// top
module top(
    input clk, rst,
    input [3:0] key_in,
    output [6:0] seg,
    output [7:0] sel,
    output reg [2:0] led, sel_led,
    output buz
);
    wire [2:0] key_val;
    localparam  S1 = 3'd1,
                S2 = 3'd2,
                S3 = 3'd3,
                S4 = 3'd4;
    key u_key(
        .clk(clk),
        .rst(rst),
        .key_in(key_in),
        .key_val(key_val)
    );
    reg [20:0] data_to_show;
    seg u_seg(
        .clk(clk),
        .rst(rst),
        .seg(seg),
        .sel(sel),
        .data(data_to_show)
    );
    wire [20:0] data_clock, data_stopwatch, data_timer;
    wire [2:0] led_clock, led_timer;
    wire [2:0] key_val_clock, key_val_stopwatch, key_val_timer;
    reg [1:0] current_state, next_state;
    localparam  CLOCK       = 2'b00,
                STOPWATCH   = 2'b01,
                TIMER       = 2'b11;
    assign key_val_clock = (current_state == CLOCK) ? key_val : 3'd0;
    assign key_val_stopwatch = (current_state == STOPWATCH) ? key_val : 3'd0;
    assign key_val_timer = (current_state == TIMER) ? key_val : 3'd0;
    clock u_clock (
        .clk(clk),
        .rst(rst),
  ...
Size in the first run: ~1,300 cells after synthesis, about 28 I/O pins.
make LEC_CHECK=0 ABC_AREA=1 CAP_MARGIN=20 CORE_MARGIN=2 CORE_UTILIZATION=72 CTS_CLUSTER_DIAMETER=355 PLACE_DENSITY_LB_ADDON=0.02 SETUP_SLACK_MARGIN=1.33 SLEW_MARGIN=20 finish   # period 4.65 ns
run.sh (not shown) runs the stock make flow with config.mk's settings and CLKGATE_MAP_FILE=.
The baseline finished but fails on negative setup slack.
Change:
CAP_MARGIN = 10   (was 20)
HOLD_SLACK_MARGIN = 0.3   (was default)
PLACE_DENSITY_LB_ADDON = default   (was 0.02)
SETUP_SLACK_MARGIN = default   (was 1.33)
The new run finished with negative setup slack left.
Worst hold slack is about the same.
Clock power falls by about 10%.
Via count rose by 0.48%.
Setup slack degrades by 0.0034 ns.
Final area falls by 0.60%.

## JK
top again, from the RTL that the note above started with.
==> flow/config.mk <==
export PLATFORM = sky130hd
export DESIGN_NAME = top
export DESIGN_NICKNAME = top
export VERILOG_FILES = /design/flow/design.v
export SDC_FILE = /design/flow/constraint.sdc
export NUM_CORES = 4
export LEC_CHECK = 0
export ABC_AREA = 1
export CAP_MARGIN = 0
export CELL_PAD_IN_SITES_GLOBAL_PLACEMENT = 0
export CORE_MARGIN = 2
export CORE_UTILIZATION = 72
export CTS_CLUSTER_SIZE = 45
export HOLD_SLACK_MARGIN = 0.3
export MAX_ROUTING_LAYER = met5
export MIN_ROUTING_LAYER = met1
export PLACE_DENSITY_LB_ADDON = 0.07
export SETUP_SLACK_MARGIN = 1.38
export SLEW_MARGIN = 20
==> flow/constraint.sdc <==
create_clock -name core_clock -period 4.72 [get_ports {clk}]
set_input_delay 0.9440 -clock core_clock [delete_from_list [all_inputs] [get_ports {clk}]]
set_output_delay 0.9440 -clock core_clock [all_outputs]
set_load 0.01 [all_outputs]
Final checks on JK, whose flow otherwise completed, came back failing, citing setup timing.
Here is what was changed in the inputs of MS compared with JK.
Settings: PLACE_DENSITY_LB_ADDON removed (was 0.07); PLACE_DENSITY newly set to 0.41; SETUP_SLACK_MARGIN changed from 1.38 to 1.4; CTS_CLUSTER_SIZE changed from 45 to 17; HOLD_SLACK_MARGIN removed (was 0.3); ABC_AREA changed from 1 to 0; CTS_CLUSTER_DIAMETER newly set to 314.
Notes after the runs:
MS had finished all stages when the layout checks came back failing, citing setup timing.
Looking at number of ordinary and repair buffers in the finished layout, MS sits above JK.
Summary of MS over JK: share of the core filled with cells grew by 2.5 points; fmax has increased; worst setup slack increased by 0.60 ns relative to the old numbers; total wire length after detailed routing went down 2800 um.
For the share of the final layout cell area in multi-input gates, MS came in 2.6 points higher than JK did.
met4 as the uppermost layer routed was reported by MS, and met5 by JK.
Sort MS and JK by sequential share of layout area asc -> top: MS
In MS, the length in cells of the worst reg-to-reg path came out 2 below the value in JK.
In the metrics for MS and JK, the one carrying the higher part of the total power dissipated in the clock network is JK.
Edits applied to the flow inputs when going from MS to AL:
Settings: removing CTS_CLUSTER_DIAMETER (formerly 314); changing CTS_CLUSTER_SIZE from 17 to 45; removing SETUP_SLACK_MARGIN (formerly 1.4); changing PLACE_DENSITY from 0.41 to 0.43; setting HOLD_SLACK_MARGIN to 0.3 for the first time; changing ABC_AREA from 0 to 1.
[summary]
- AL: flow complete, layout not clean; failing: setup timing
- Summary of AL over MS: part of the total power dissipated in sequential elements now larger, synthesized-area fraction occupied by and/or/nand/nor cells now larger.
- The share of total power consumed by net switching reported for AL is smaller than that of MS by 3.4 points.
- Diff AL and MS: non-filler instance count after layout lower in MS
- Total routed wire length on the met1 layer (MS / AL): 1.06
- The capture point of the critical path comes out seg[4] in one run and seg[6] in the other, namely in MS and AL respectively.
- AL vs MS — vertical die dimension dropped 0.89%.
- AL against MS: post-CTS clock slew at the launch and capture registers of the worst setup and hold paths flat, synthesis-to-finish area growth down 5.0 points.
Here is what was changed in the inputs of TR compared with AL.
Settings: a deleted PLACE_DENSITY that had been 0.43; a change of CTS_CLUSTER_SIZE from 45 to 46; an added PLACE_DENSITY_LB_ADDON of 0.07.
Findings:
Detailed placer's ending HPWL for TR: 3.4% down relative to AL
On clock network area share, TR and AL are basically level.
Worst setup slack after layout on TR is behind AL.
Largest fanout on the critical path sits lower in TR than in AL.
Summary of the comparison: total via count in the routed design is higher in TR, relative to AL.
Finished, but not clean: TR, with setup timing.
Complete run, failing final checks: AL, reason setup timing.

== job 4993 ==
Starting RTL as in the previous note.
Settings: LEC_CHECK=0, CAP_MARGIN=0, CELL_PAD_IN_SITES_DETAIL_PLACEMENT=1, CELL_PAD_IN_SITES_GLOBAL_PLACEMENT=1, CORE_MARGIN=5, CORE_UTILIZATION=52, CTS_CLUSTER_SIZE=73, GPL_ROUTABILITY_DRIVEN=0, GPL_TIMING_DRIVEN=0, HOLD_SLACK_MARGIN=0.14, MAX_ROUTING_LAYER=met5, MIN_ROUTING_LAYER=met1, PLACE_DENSITY_LB_ADDON=0.02, SETUP_SLACK_MARGIN=1.66, SLEW_MARGIN=10; clock period 9.7 ns.
Job 4993 has completed all stages; timing, DRC and antenna checks passed.
The following lists how job 4395 was set up differently from job 4993:
# job 4993
export LEC_CHECK = 0
export CAP_MARGIN = 0
export CELL_PAD_IN_SITES_DETAIL_PLACEMENT = 1
export CELL_PAD_IN_SITES_GLOBAL_PLACEMENT = 1
export CORE_MARGIN = 5
export CORE_UTILIZATION = 52
export CTS_CLUSTER_SIZE = 73
export GPL_ROUTABILITY_DRIVEN = 0
export GPL_TIMING_DRIVEN = 0
export HOLD_SLACK_MARGIN = 0.14
export MAX_ROUTING_LAYER = met5
export MIN_ROUTING_LAYER = met1
export PLACE_DENSITY_LB_ADDON = 0.02
export SETUP_SLACK_MARGIN = 1.66
export SLEW_MARGIN = 10
create_clock -name core_clock -period 9.7 [get_ports {clk}]
# job 4395
export LEC_CHECK = 0
export CAP_MARGIN = 0
export CELL_PAD_IN_SITES_GLOBAL_PLACEMENT = 0
export CORE_MARGIN = 5
export CORE_UTILIZATION = 64
export CTS_CLUSTER_SIZE = 50
export HOLD_SLACK_MARGIN = 0.14
export MAX_ROUTING_LAYER = met5
export MIN_ROUTING_LAYER = met1
export SETUP_SLACK_MARGIN = 2.53
export SLEW_MARGIN = 20
create_clock -name core_clock -period 9.7 [get_ports {clk}]
[summary]
Looking at fill cell total of the finished layout, job 4395 sits 1046 lower than job 4993 does.
Changes observed in job 4395 relative to job 4993: total iterations of the first detailed-routing run has increased, synthesis-to-layout area growth has decreased, total die area has decreased, post-route worst setup slack has increased, final non-filler cell total has decreased.
Job 4993 was larger in final cell area than job 4395.
Comparing job 4395 and job 4993, sequential share of layout area is higher on job 4395.
Fraction of met3 tracks used by global routing came out higher on job 4395 than on job 4993.
Job 4395 reached the final stage; the timing, design-rule and antenna checks on its layout passed.

top again, from the RTL that the note above started with.
make LEC_CHECK=0 ABC_AREA=1 CAP_MARGIN=20 CORE_ASPECT_RATIO=1.01 CORE_MARGIN=4 CORE_UTILIZATION=56 CTS_CLUSTER_DIAMETER=264 CTS_CLUSTER_SIZE=49 GPL_TIMING_DRIVEN=0 MIN_ROUTING_LAYER=met2 SLEW_MARGIN=20 finish   # period 10.4 ns
The starting point completed with no timing, DRC or antenna violations.
==> next run, changes <==
ABC_AREA = default   (was 1)
CORE_ASPECT_RATIO = default   (was 1.01)
CORE_MARGIN = 2   (was 4)
CORE_UTILIZATION = 68   (was 56)
CTS_CLUSTER_DIAMETER = default   (was 264)
CTS_CLUSTER_SIZE = default   (was 49)
GPL_TIMING_DRIVEN = default   (was 0)
MIN_ROUTING_LAYER = default   (was met2)
clock period = 6.75 ns   (was 10.4 ns; I/O delays follow)
Effect:
- setup slack is worse by 3.2 ns
- area after synthesis grows by 1.9%
- routed wire length drops by 1.7%
- clock skew stays flat
==> next run, changes <==
CORE_UTILIZATION = 40   (was 68)
GPL_ROUTABILITY_DRIVEN = 0   (was default)
PLACE_DENSITY_LB_ADDON = 0.24   (was default)
clock period = 10.0 ns   (was 6.75 ns; I/O delays follow)
Area after synthesis does not change.
Sequential power goes down by a quarter to a third.
Clock-buffer cell count does not change.
==> next run, changes <==
CAP_MARGIN = 5   (was 20)
CELL_PAD_IN_SITES_DETAIL_PLACEMENT = 2   (was default)
CELL_PAD_IN_SITES_GLOBAL_PLACEMENT = 3   (was default)
PLACE_DENSITY = 0.8   (was default)
PLACE_DENSITY_LB_ADDON = default   (was 0.24)
SETUP_SLACK_MARGIN = 2.18   (was default)
SLEW_MARGIN = 25   (was 20)
After rerunning: Via count increases by 4.7%; cell count hardly moves; die area does not change; synthesized cell count stays the same; non-clock buffer count increases by 4; core utilization increases by 0.44 points; clock skew increases by 0.0045 ns; power increases by about 1.7%; critical path depth increases by 3; cell area increases by 0.97%.
==> next run, changes <==
CELL_PAD_IN_SITES_DETAIL_PLACEMENT = default   (was 2)
SETUP_SLACK_MARGIN = default   (was 2.18)
SLEW_MARGIN = 20   (was 25)
Fmax decreases by 6.8%.
Non-clock buffer count drops by 5.
Core utilization goes down by 0.51 points.
Total power goes down by 1.8%.
Via count fell by 5.0%.
Global-route usage decreases by 3.6 points.
Routed wire length decreases by 15%.
Synthesized area does not change.
Final cell count fell by 0.34%.
Die area stays the same.
Sequential share of layout area came out higher by 0.36 points.

Starting RTL as in the previous note.
Settings: LEC_CHECK=0, ABC_AREA=0, CAP_MARGIN=20, CORE_MARGIN=2, CORE_UTILIZATION=72, CTS_CLUSTER_DIAMETER=26, CTS_CLUSTER_SIZE=15, PLACE_DENSITY=0.35, SETUP_SLACK_MARGIN=1.31, SLEW_MARGIN=20; clock period 4.52 ns.
The starting point finished with negative setup slack left.
Edit:
ABC_AREA = unset   (was 0)
CTS_CLUSTER_DIAMETER = unset   (was 26)
CTS_CLUSTER_SIZE = unset   (was 15)
PLACE_DENSITY = unset   (was 0.35)
SETUP_SLACK_MARGIN = unset   (was 1.31)
clock period = 7.99 ns   (was 4.52 ns; I/O delays follow)
Outcome:
- With this change the flow finished clean
- utilization falls by 12 points
- power came out lower by 44%
- routed wire length fell by 29%
- area after synthesis stays the same
- sequential share of layout area rises by 4.7 points

Starting RTL as in the previous note.
clock: 4.81 ns
lec_check: 0
abc_area: 1
cap_margin: 20
core_margin: 2
core_utilization: 72
cts_cluster_diameter: 199
cts_cluster_size: 24
place_density_lb_addon: 0.14
slew_margin: 20
The first run finished but fails on setup timing.
Rerun with:
ABC_AREA = default   (was 1)
CORE_UTILIZATION = 16   (was 72)
CTS_CLUSTER_DIAMETER = default   (was 199)
CTS_CLUSTER_SIZE = default   (was 24)
PLACE_DENSITY_LB_ADDON = default   (was 0.14)
clock period = 14.9 ns   (was 4.81 ns; I/O delays follow)
Result: With this change the flow produced a clean layout. Cell count is higher by 26%. Clock skew is higher by 3.6 ps. Power is lower by 67%. Sequential share of layout area is lower by 0.28 points. Sequential power is lower by 68%. Setup slack gets better by 6400 ps. Routed wire length is lower by 9.2%. Utilization is lower by 68 points. Synthesized cell count is lower by 10%. Non-clock buffer count is lower by 56. Clock-buffer cell count is higher by 1.
Rerun with:
ABC_AREA = 0   (was default)
CORE_UTILIZATION = 68   (was 16)
CTS_CLUSTER_SIZE = 15   (was default)
SETUP_SLACK_MARGIN = 1.34   (was default)
clock period = 4.52 ns   (was 14.9 ns; I/O delays follow)
With this change the flow ran to the end with violations: setup timing; first-iteration DRC count rose by well over a third; global-route usage rises by 31 points; non-clock buffer count rose by 160; clock-buffer cell count is unchanged; via count climbs by about a fifth.
Rerun with:
ABC_AREA = 1   (was 0)
SETUP_SLACK_MARGIN = default   (was 1.34)
The changed run completed and failed the layout checks on setup timing.
Wire length decreases by 0.95%.
Combinational power increases by about 10%.
Global-route usage decreases by 4.0 points.
Total power decreases by 1.8%.
Via count stays flat.
Die size decreases by 1.8%.
Setup slack gains 45 ps.

Setup of job 2165:
top again, from the RTL that the note above started with.
make LEC_CHECK=0 ABC_AREA=1 CAP_MARGIN=20 CORE_ASPECT_RATIO=0.96 CORE_MARGIN=4 CORE_UTILIZATION=40 MIN_ROUTING_LAYER=met2 SLEW_MARGIN=20 finish   # period 10.4 ns
Job 2165: flow complete, layout not clean; failing: DRC
Inputs modified between job 2165 and job 2371:
Settings: a deleted CORE_ASPECT_RATIO that had been 0.96; an added CTS_CLUSTER_SIZE of 98; a deleted ABC_AREA that had been 1; a change of CORE_MARGIN from 4 to 2; a change of CORE_UTILIZATION from 40 to 66; a deleted MIN_ROUTING_LAYER that had been met2; a change of the clock period (ns, I/O delays scaled along) from 10.4 to 9.56.
Findings:
Compare job 2165 and job 2371 | count of inverters other than clock inverters in the layout lower: job 2371
Of job 2165 and job 2371, the lower global-route usage belongs to job 2165.
Number of DRC violations after detailed-routing iteration 0: job 2371 < job 2165
[compare] base=job 2165 new=job 2371: synthesis area per yosys went up, worst vdd rail ir drop went up.
Gate count after technology mapping, job 2371 vs job 2165: down by more than 10%
Going from job 2165 to job 2371, post-route non-filler standard cell count shrank by more than 10%.
Compared with job 2165, job 2371 degrades worst hold slack across all endpoints.
Lower total chip power goes to job 2165 over job 2371.
Job 2371 finished every step from synthesis to the final layout, and the layout passed the timing, design-rule and antenna checks.
Job 2371 against job 2165: core utilization now sits higher, effective utilization at floorplan went up 27 points.

top again, from the RTL that the note above started with.
clock: 9.7 ns
lec_check: 0
cap_margin: 0
cell_pad_in_sites_global_placement: 0
core_margin: 5
core_utilization: 70
cts_cluster_size: 39
hold_slack_margin: 0.14
max_routing_layer: met5
min_routing_layer: met1
setup_slack_margin: 2.55
slew_margin: 20
Edit:
Settings changed: CORE_UTILIZATION 70 to 61, CTS_CLUSTER_SIZE 39 to 17, SETUP_SLACK_MARGIN 2.55 to 1.66.
The changed run went through all stages and came out clean.
Worst setup slack degrades by 0.56 ns.
Fmax came out lower by 7.4%.
Final cell count came out higher by 1.8%.
Non-clock buffer count shrinks by 12.
First-iteration DRC count shrinks by 38%.
Core utilization shrinks by 10 points.
Edit:
Settings changed: CORE_UTILIZATION 61 to 68.
After rerunning:
- clock skew is about the same
- via count is higher by 1.2%
- count of clock-buffer cells in the layout is lower by 1
- synthesized cell count stays the same
- power is lower by 1.5%
Edit:
Settings changed: CELL_PAD_IN_SITES_DETAIL_PLACEMENT set to 1, CELL_PAD_IN_SITES_GLOBAL_PLACEMENT 0 to 1, CORE_UTILIZATION 68 to 52, CTS_CLUSTER_DIAMETER set to 178, CTS_CLUSTER_SIZE 17 to 100, PLACE_DENSITY_LB_ADDON set to 0.03, SETUP_SLACK_MARGIN 1.66 to 1.84.
=> The changed run completed with no timing, DRC or antenna violations. Total power falls by about 2.7%. Design area hardly moves. Synthesized cell count does not change.
Edit:
Settings changed: CELL_PAD_IN_SITES_DETAIL_PLACEMENT 1 to not set, CELL_PAD_IN_SITES_GLOBAL_PLACEMENT 1 to 0, CORE_UTILIZATION 52 to 70, CTS_CLUSTER_DIAMETER 178 to not set, CTS_CLUSTER_SIZE 100 to 39, PLACE_DENSITY_LB_ADDON 0.03 to not set, SETUP_SLACK_MARGIN 1.84 to -0.7.
Outcome:
- The new run completed without violations
- utilization came out higher by 19 points
- worst setup slack loses 0.21 ns
- power came out lower by about 2.2%
- global-route usage came out higher by 3.7 points
- wire length came out lower by about 15%
- area after synthesis does not change
- count of clock-buffer cells in the layout came out lower by 1
- final area came out lower by 1.0%
- final cell count came out lower by 3.9%
- hold slack loses 0.0079 ns
No activity file was given, so power comes from the tool's default toggle rates.
